## CPU
module CPU(
				clk,
			  rst_n,
		   IO_stall,
         awid_m_inf,
       awaddr_m_inf,
       awsize_m_inf,
      awburst_m_inf,
        awlen_m_inf,
      awvalid_m_inf,
      awready_m_inf,
        wdata_m_inf,
        wlast_m_inf,
       wvalid_m_inf,
       wready_m_inf,
          bid_m_inf,
        bresp_m_inf,
       bvalid_m_inf,
       bready_m_inf,
         arid_m_inf,
       araddr_m_inf,
        arlen_m_inf,
       arsize_m_inf,
      arburst_m_inf,
      arvalid_m_inf,
      arready_m_inf, 
          rid_m_inf,
        rdata_m_inf,
        rresp_m_inf,
        rlast_m_inf,
       rvalid_m_inf,
       rready_m_inf 
);
Size in the first run: roughly 3100 cells after synthesis, roughly 420 flip-flops, about 29000 um^2 of cells after synthesis.
export LEC_CHECK = 0
export CAP_MARGIN = 20
export CORE_MARGIN = 2
export CORE_UTILIZATION = 72
export CTS_CLUSTER_DIAMETER = 391
export PLACE_DENSITY = 0.4
export SLEW_MARGIN = 20
create_clock -name core_clock -period 3.79 [get_ports {clk}]
run.sh (not shown) runs the stock make flow with config.mk's settings and CLKGATE_MAP_FILE=.
The starting point finished but fails on setup timing.
==> next run, changes <==
CTS_CLUSTER_DIAMETER = 231   (was 391)
CTS_CLUSTER_SIZE = 15   (was not set)
PLACE_DENSITY = not set   (was 0.4)
clock period = 4.08 ns   (was 3.79 ns; I/O delays follow)
Outcome:
- The new run finished but failed the layout checks on setup timing
- global-route usage barely changes
- wire length went down by 1.3%
- cell area decreases by 2.3%
- count of clock-buffer cells in the layout came out lower by 13
- critical path depth fell by 2
- final cell count decreases by 0.87%
==> next run, changes <==
CORE_UTILIZATION = 40   (was 72)
CTS_CLUSTER_DIAMETER = not set   (was 231)
CTS_CLUSTER_SIZE = not set   (was 15)
clock period = 6.0 ns   (was 4.08 ns; I/O delays follow)
Result:
- This time the run produced a clean layout
- setup slack is better by 1.3 ns
- global-route usage decreases by 27 points
- combinational power decreases by 36%
- clock power decreases by about 2%
- die area increases by 78%
- via count decreases by 13%
- sequential power decreases by 32%
- critical path depth increases by 1
- core utilization decreases by 37 points
- cell area decreases by 1.5%
==> next run, changes <==
ABC_AREA = 1   (was not set)
CORE_UTILIZATION = 66   (was 40)
CTS_CLUSTER_SIZE = 22   (was not set)
clock period = 2.63 ns   (was 6.0 ns; I/O delays follow)
This time the run finished but fails on setup timing.
Cell count goes up by 21%.
Cell area rises by 16%.
Routed wire length climbs by about 30%.
Sequential power is higher by about 120%.
Total power rose by about 130%.
Synthesized area rises by 3.4%.
Synthesized cell count goes up by 26%.
Global-route usage grows by 26 points.
Core utilization went up by 39 points.
Setup slack got worse by 3.0 ns.
Clock skew increases by 0.026 ns.

========
## job 5629
Starting RTL as in the previous note.
## CPU
module CPU(
				clk,
			  rst_n,
		   IO_stall,
         awid_m_inf,
       awaddr_m_inf,
       awsize_m_inf,
      awburst_m_inf,
        awlen_m_inf,
      awvalid_m_inf,
      awready_m_inf,
        wdata_m_inf,
        wlast_m_inf,
       wvalid_m_inf,
       wready_m_inf,
          bid_m_inf,
        bresp_m_inf,
       bvalid_m_inf,
       bready_m_inf,
         arid_m_inf,
       araddr_m_inf,
        arlen_m_inf,
       arsize_m_inf,
      arburst_m_inf,
      arvalid_m_inf,
      arready_m_inf, 
          rid_m_inf,
        rdata_m_inf,
        rresp_m_inf,
        rlast_m_inf,
       rvalid_m_inf,
       rready_m_inf 
);
clock: 3.27 ns
lec_check: 0
cap_margin: 20
core_margin: 2
core_utilization: 72
cts_cluster_diameter: 30
cts_cluster_size: 48
place_density_lb_addon: 0.26
setup_slack_margin: 0.81
slew_margin: 20
Job 5629: GRT-0232 in 5_1_grt -> run aborted
The following lists how job 7848 was set up differently from job 5629:
- CORE_UTILIZATION: 72 -> 40
- CTS_CLUSTER_DIAMETER: 30 -> unset
- PLACE_DENSITY_LB_ADDON: 0.26 -> unset
- CTS_CLUSTER_SIZE: 48 -> unset
- SETUP_SLACK_MARGIN: 0.81 -> 0.65
- the clock period (ns, I/O delays scaled along): 3.27 -> 5.88
[summary]
- Job 7848 reached the end of the flow, and the finished layout is clean on the timing, DRC and antenna checks.
- Taking job 5629 as the reference, in job 7848 number of buffers on the longest clock path flat, number of levels in the clock H-tree shrank by 1.
- Compared with job 5629, job 7848 shows a higher vertical die dimension.
- Chip footprint, job 5629 and job 7848: higher on job 7848
- From job 5629 to job 7848 the numbers moved as follows: count of pins on the block boundary comparable; number of distinct library cells after synthesis comparable; detailed placer's ending HPWL now smaller; worst slack after detailed placement now larger.
Changes in job 8272 relative to job 7848:
- changing CORE_UTILIZATION from 40 to 23
- removing SETUP_SLACK_MARGIN (formerly 0.65)
- setting HOLD_SLACK_MARGIN to 0.03 for the first time
- setting GPL_ROUTABILITY_DRIVEN to 0 for the first time
- changing the clock period (ns, I/O delays scaled along) from 5.88 to 3.8
[summary]
The final report for job 8272 shows a completed flow and a layout that fails verification, specifically negative setup slack.
Job 8272 ended with more combinational fraction of design power than job 7848.
Job 8272 vs. job 7848: critical path depth increased 1; part of the total power dissipated in sequential elements increased 1.6 points.
> inputs changed (job 8272 -> job 6001)
- a change of CORE_UTILIZATION from 23 to 48
- an added CTS_CLUSTER_SIZE of 11
- an added SETUP_SLACK_MARGIN of -0.12
## What came out
What the final checks of job 8272 revealed, after a flow that finished every stage, was a layout that fails on negative setup slack. [flow] job 6001 | stages: complete | final checks: fail | reason: negative setup slack. Job 6001: sequential share of layout area is 1.3 points higher than what job 8272 reported. Diff job 8272 -> job 6001: number of clock buffer instances in the layout went up 6; number of non-clock buffers held; number of setup buffers added after CTS went down 3; relative area change from synthesis to final layout went down 5.0 points; final cell count went down about 17%. Against job 8272, height of the chip in job 6001 fell by more than a quarter. In the flow results for job 8272 and job 6001, the wire length is smaller on job 6001. Higher buffer-and-inverter tally for the worst setup path was reported by job 6001, not job 8272. Of the two values seen for source of the critical timing path, rt_data[1] was produced by job 6001 and rs_data[7] by job 8272.
Power and IR drop assume default switching activity.
